==> inputs of job 8648 <==
==> flow/design.v <==
module LASER (
input CLK,
input RST,
input [3:0] X,
input [3:0] Y,
output reg [3:0] C1X,
output reg [3:0] C1Y,
output reg [3:0] C2X,
output reg [3:0] C2Y,
output reg DONE);
parameter LFSR_WIDTH = 10;
parameter [LFSR_WIDTH-1:0] threshold = 10'd150;
reg [LFSR_WIDTH-1:0] q;  
wire feedback;  
assign feedback = q[9] ^ q[6];
always @(posedge CLK) begin
    if (RST)
        q <= 10'h1;  
    else
        q <= {q[LFSR_WIDTH-2:0], feedback};  
end
wire [3:0] step;
assign step = (q[5])? 4'b0001: 4'b0010;   
reg [1:0] current_state;
reg [1:0] next_state;
parameter  INIT = 0;
parameter READ = 1;
parameter WALK = 2;
parameter OUTPUT = 3;
reg [5:0] cover_prev;  
reg [5:0] cover_current;  
reg [5:0] cover_max;  
reg [5:0] cnt;  
reg [3:0] corX [39:0];  
reg [3:0] corY [39:0];
reg [3:0] x1, y1, x2, y2;  
reg [3:0] tmpX1, tmpY1, tmpX2, tmpY2; 
reg [3:0] dx1, dy1, dx2, dy2;
reg [19:0] round;  
parameter MAX_ROUND = 20'd2000;
parameter [5:0] LAST = 6'd41;  
always @(posedge CLK) begin
  if (current_state == INIT) begin
    corX[cnt] <= X;
    corY[cnt] <= Y;
  end
  if (current_state == READ || next_state == READ) begin
    corX[cnt] <= X;
    corY[cnt] <= Y;
  end
end
always @(*) begin
  if (cnt == 6'd0 || cnt == LAST || next_state == READ || RST) begin
    dx1 = 4'd0; dy1 = 4'd0;
    dx2 = 4'd0; dy2 = 4'd0;
  end
  else if (next_state == WALK) begin
    dx1 = (tmpX1 > corX[cnt-6'd1])? tmpX1 - corX[cnt-6'd1] : corX[cnt-6'd1] - tmpX1;
    dy1 = (tmpY1 > corY[cnt-6'd1])? tmpY1 - corY[cnt-6'd1] : corY[cnt-6'd1] - tmpY1;
    dx2 = (tmpX2 > corX[cnt-6'd1])? tmpX2 - corX[cnt-6'd1] : corX[cnt-6'd1] - tmpX2;
    dy2 = (tmpY2 > corY[cnt-6'd1])? tmpY2 - corY[cnt-6'd1] : corY[cnt-6'd1] - tmpY2;
  end
  else begin
    dx1 = 4'd0; dy1 = 4'd0;
    dx2 = 4'd0; dy2 = 4'd0;
  end
end
always @(posedge CLK) begin
  if (RST)
    current_state <= INIT;
  else
    current_state <= next_state;
end
always @(*) begin
  case (current_state)
    INIT:
      next_state = (RST)? INIT: READ;
    READ:
      next_state = (cnt == 6'd39)? WALK: READ;
    WALK:  
      next_state = (round == MAX_ROUND)? OUTPUT: WALK;
    OUTPUT:
      next_state = INIT;
    default:
      next_state = INIT;
  endcase
end
always @(posedge CLK) begin
  if (RST)
    round <= 0;
  else if (current_state == OUTPUT)
    round <= 0;
  else if (current_state == WALK) begin
    if (cnt == LAST)
      round <= round + 1;
  end
end
always @(posedge CLK) begin
  if (RST) begin
    tmpX2 <= 4'd7; 
  end
  else if (current_state == OUTPUT) begin
    tmpX2 <= 4'd7;
  end
  else if (current_state == WALK && cnt == 6'd0) begin  
    if (q[5]) tmpX2 <= (x2+step < 16)? x2+step : 15; 
    else      tmpX2 <= (x2 > step) ? x2-step : 0;  
  end
end
always @(posedge CLK) begin
  if (RST) begin
    tmpY2 <= 4'd7;
  end
  else if (current_state == OUTPUT) begin
    tmpY2 <= 4'd7;
  end
  else if (current_state == WALK && cnt == 6'd0) begin  
    if (q[9]) tmpY2 <= (y2+step < 16)? y2+step : 15;
    else      tmpY2 <= (y2 > step)? y2-step : 0;  
  end
end
always @(posedge CLK) begin
  if (RST) begin
    tmpX1 <= 4'd7;
  end
  else if (current_state == OUTPUT) begin
    tmpX1 <= 4'd7;
  end
  else if (current_state == WALK && cnt == 6'd0) begin  
    if (q[0]) tmpX1 <= (x1+step < 16)? x1+step : 15;  
    else      tmpX1 <= (x1 > step)? x1-step : 0; 
  end
end
always @(posedge CLK) begin
  if (RST) begin
    tmpY1 <= 4'd7;
  end
  else if (current_state == OUTPUT) begin
    tmpY1 <= 4'd7;
  end
  else if (current_state == WALK && cnt == 6'd0) begin  
    if (q[3]) tmpY1 <= (y1+step < 16)? y1+step : 15; 
    else      tmpY1 <= (y1 > step)? y1-step : 0;  
  end
end
always @(posedge CLK) begin
  if (RST) begin
    x1 <= 4'd0; y1 <= 4'd0;
    x2 <= 4'd8; y2 <= 4'd8;
  end
  else if (current_state == OUTPUT) begin
    x1 <= 4'd0; y1 <= 4'd0;
    x2 <= 4'd8; y2 <= 4'd8;
  end
  else if (current_state == WALK) begin
    if (cnt == LAST) begin
      if(cover_current > cover_prev) begin
        x1 <= tmpX1; y1 <= tmpY1;
        x2 <= tmpX2; y2 <= tmpY2;
      end
      else begin  
        if (q < threshold) begin  
          x1 <= tmpX1; y1 <= tmpY1;
          x2 <= tmpX2; y2 <= tmpY2;
        end
      end
    end
  end
end
always @(posedge CLK) begin
  if (RST)
    cover_prev <= 6'd0;
  else if (current_state == OUTPUT)
    cover_prev <= 6'd0;
  else if (current_state == WALK) begin
    if(cnt == LAST) begin  
      if(cover_current > cover_prev)
        cover_prev <= cover_current;
      else begin  
        if (q < threshold)   
          cover_prev <= cover_current;
      end
    end
  end
end
always @(posedge CLK) begin
  if(RST)
    cover_current <= 6'd0;
  else if(next_state == OUTPUT)   
    cover_current <= 6'd0;
  else if(current_state == WALK) begin
    if(cnt > 0) begin
      if (cnt == LAST)
        cover_current <= 6'd0;
      else begin
        cover_current <= cover_current +
        ((dx1 + dy1 <= 4) || (dx1 == 3 && dy1 == 2) || (dx1 == 2 && dy1 == 3) ||
         (dx2 + dy2 <= 4) || (dx2 == 3 && dy2 == 2) || (dx2 == 2 && dy2 == 3));        
      end
    end
    else 
      cover_current <= 6'd0;
  end
  else
    cover_current <= 6'd0;
end
always @(posedge CLK) begin
  if(RST)
    cover_max <= 6'd0;
  else if(current_state == WALK) begin
    if(cnt == LAST) begin  
      if(cover_current > cover_max)
        cover_max <= cover_current;
    end
  end
  else if(current_state == OUTPUT)
    cover_max <= 0;
  else
    cover_max <= 0;
end
always @(posedge CLK) begin
  if (RST)
    cnt <= 0;
  else if (current_state == OUTPUT || next_state == OUTPUT)
    cnt <= 0;
  else if (next_state == READ)  
    cnt <= cnt + 1;
  else if (current_state == WALK) begin
      cnt <= (cnt == LAST)? 0: cnt+1;
  end
  else
    cnt <= 0;
end
always @(posedge CLK) begin
  if (RST) begin
    C1X <= 4'd7; C1Y <= 4'd7;
    C2X <= 4'd7; C2Y <= 4'd7;
  end
  else if (current_state == WALK) begin
    if(cnt == LAST) begin
      if(cover_current > cover_max) begin
        C1X <= tmpX1; C1Y <= tmpY1;
        C2X <= tmpX2; C2Y <= tmpY2;
      end
    end
  end
end
always @(posedge CLK) begin
  if(RST)
    DONE <= 1'b0;
  else if (next_state == OUTPUT)
    DONE <= 1'b1;
  else
    DONE <= 1'b0;
end
endmodule
==> flow/run.sh <==
#!/bin/bash
# the make line also repeats each setting of config.mk as NAME=value (left out here)
make -C /OpenROAD-flow-scripts/flow DESIGN_CONFIG=/design/flow/config.mk WORK_HOME=/design/flow/orfs CLKGATE_MAP_FILE= finish
==> flow/config.mk <==
export PLATFORM = sky130hd
export DESIGN_NAME = LASER
export DESIGN_NICKNAME = LASER
export VERILOG_FILES = /design/flow/design.v
export SDC_FILE = /design/flow/constraint.sdc
export NUM_CORES = 4
export LEC_CHECK = 0
export ABC_AREA = 1
export CAP_MARGIN = 20
export CELL_PAD_IN_SITES_GLOBAL_PLACEMENT = 0
export CORE_ASPECT_RATIO = 0.9
export CORE_MARGIN = 2
export CORE_UTILIZATION = 72
export CTS_CLUSTER_DIAMETER = 375
export MIN_ROUTING_LAYER = met1
export PLACE_DENSITY_LB_ADDON = 0.14
export SETUP_SLACK_MARGIN = -0.31
export SLEW_MARGIN = 15
==> flow/constraint.sdc <==
create_clock -name core_clock -period 4.7 [get_ports {CLK}]
set_input_delay 0.9400 -clock core_clock [delete_from_list [all_inputs] [get_ports {CLK}]]
set_output_delay 0.9400 -clock core_clock [all_outputs]
set_load 0.01 [all_outputs]
==> job 7639: changes against job 8648 <==
- ABC_AREA: 1 -> default
- CAP_MARGIN: 20 -> 0
- CELL_PAD_IN_SITES_GLOBAL_PLACEMENT: 0 -> default
- CORE_ASPECT_RATIO: 0.9 -> default
- CTS_CLUSTER_DIAMETER: 375 -> default
- CTS_CLUSTER_SIZE: default -> 47
- MIN_ROUTING_LAYER: met1 -> default
- PLACE_DENSITY_LB_ADDON: 0.14 -> 0.0
- SETUP_SLACK_MARGIN: -0.31 -> 1.85
- SLEW_MARGIN: 15 -> 20
==> flow/constraint.sdc (replaced) <==
create_clock -name core_clock -period 6.4 [get_ports {CLK}]
set_input_delay 1.2800 -clock core_clock [delete_from_list [all_inputs] [get_ports {CLK}]]
set_output_delay 1.2800 -clock core_clock [all_outputs]
set_load 0.01 [all_outputs]
==> reports/qor.yml <==
final_timing:
  worst_slew_pin_slew_ps: 969.3
  finalSetupViolCount: 6
  timing.final.ws_setup_ps: -750.4
finish:
  comb_area_um2: 8009
  postLayoutCoreUtil: 0.8854
run_status:
  so_faults: "negative setup slack"
  status: "finished with violations"
pwr:
  pwr-share-comb: 0.216
  sequentialPower_uw: 4080
global_route:
  met1_usage: 0.5020
floorplanning:
  die_x_um: 179.6
The numbers above come from job 8648.

==> reports/qor.yml <==
run_status:
  status: "no timing/DRC/antenna violations"
final_timing:
  timing.final.ws_setup_ps: 506.7
  finalSetupViolCount: 0
  worst_slew_pin_slew_ps: 1104
synth:
  ys_chip_area_um2: 19400
  aoi_share: 0.06875
  synth_cell_types: 78
worst_setup_path:
  crit_fanout: 16
  crit_family: "AND-OR/OR-AND gates"
  path_class: "reg2reg"
pwr:
  pwr-share-comb: 0.197
  sequentialPower_uw: 3010
  ir_worst_vdd_mv: 0.3320
global_route:
  met1_usage: 0.5114
detailed_routing:
  antenna_cells: 0
  met2WireLength_um: 26410
finish:
  postLayoutCoreUtil: 0.8454
  comb_area_um2: 7556
cts:
  clock-sinks: 427
The numbers above come from job 7639.

Power figures rest on the tool's default switching activity, not on a simulated workload.
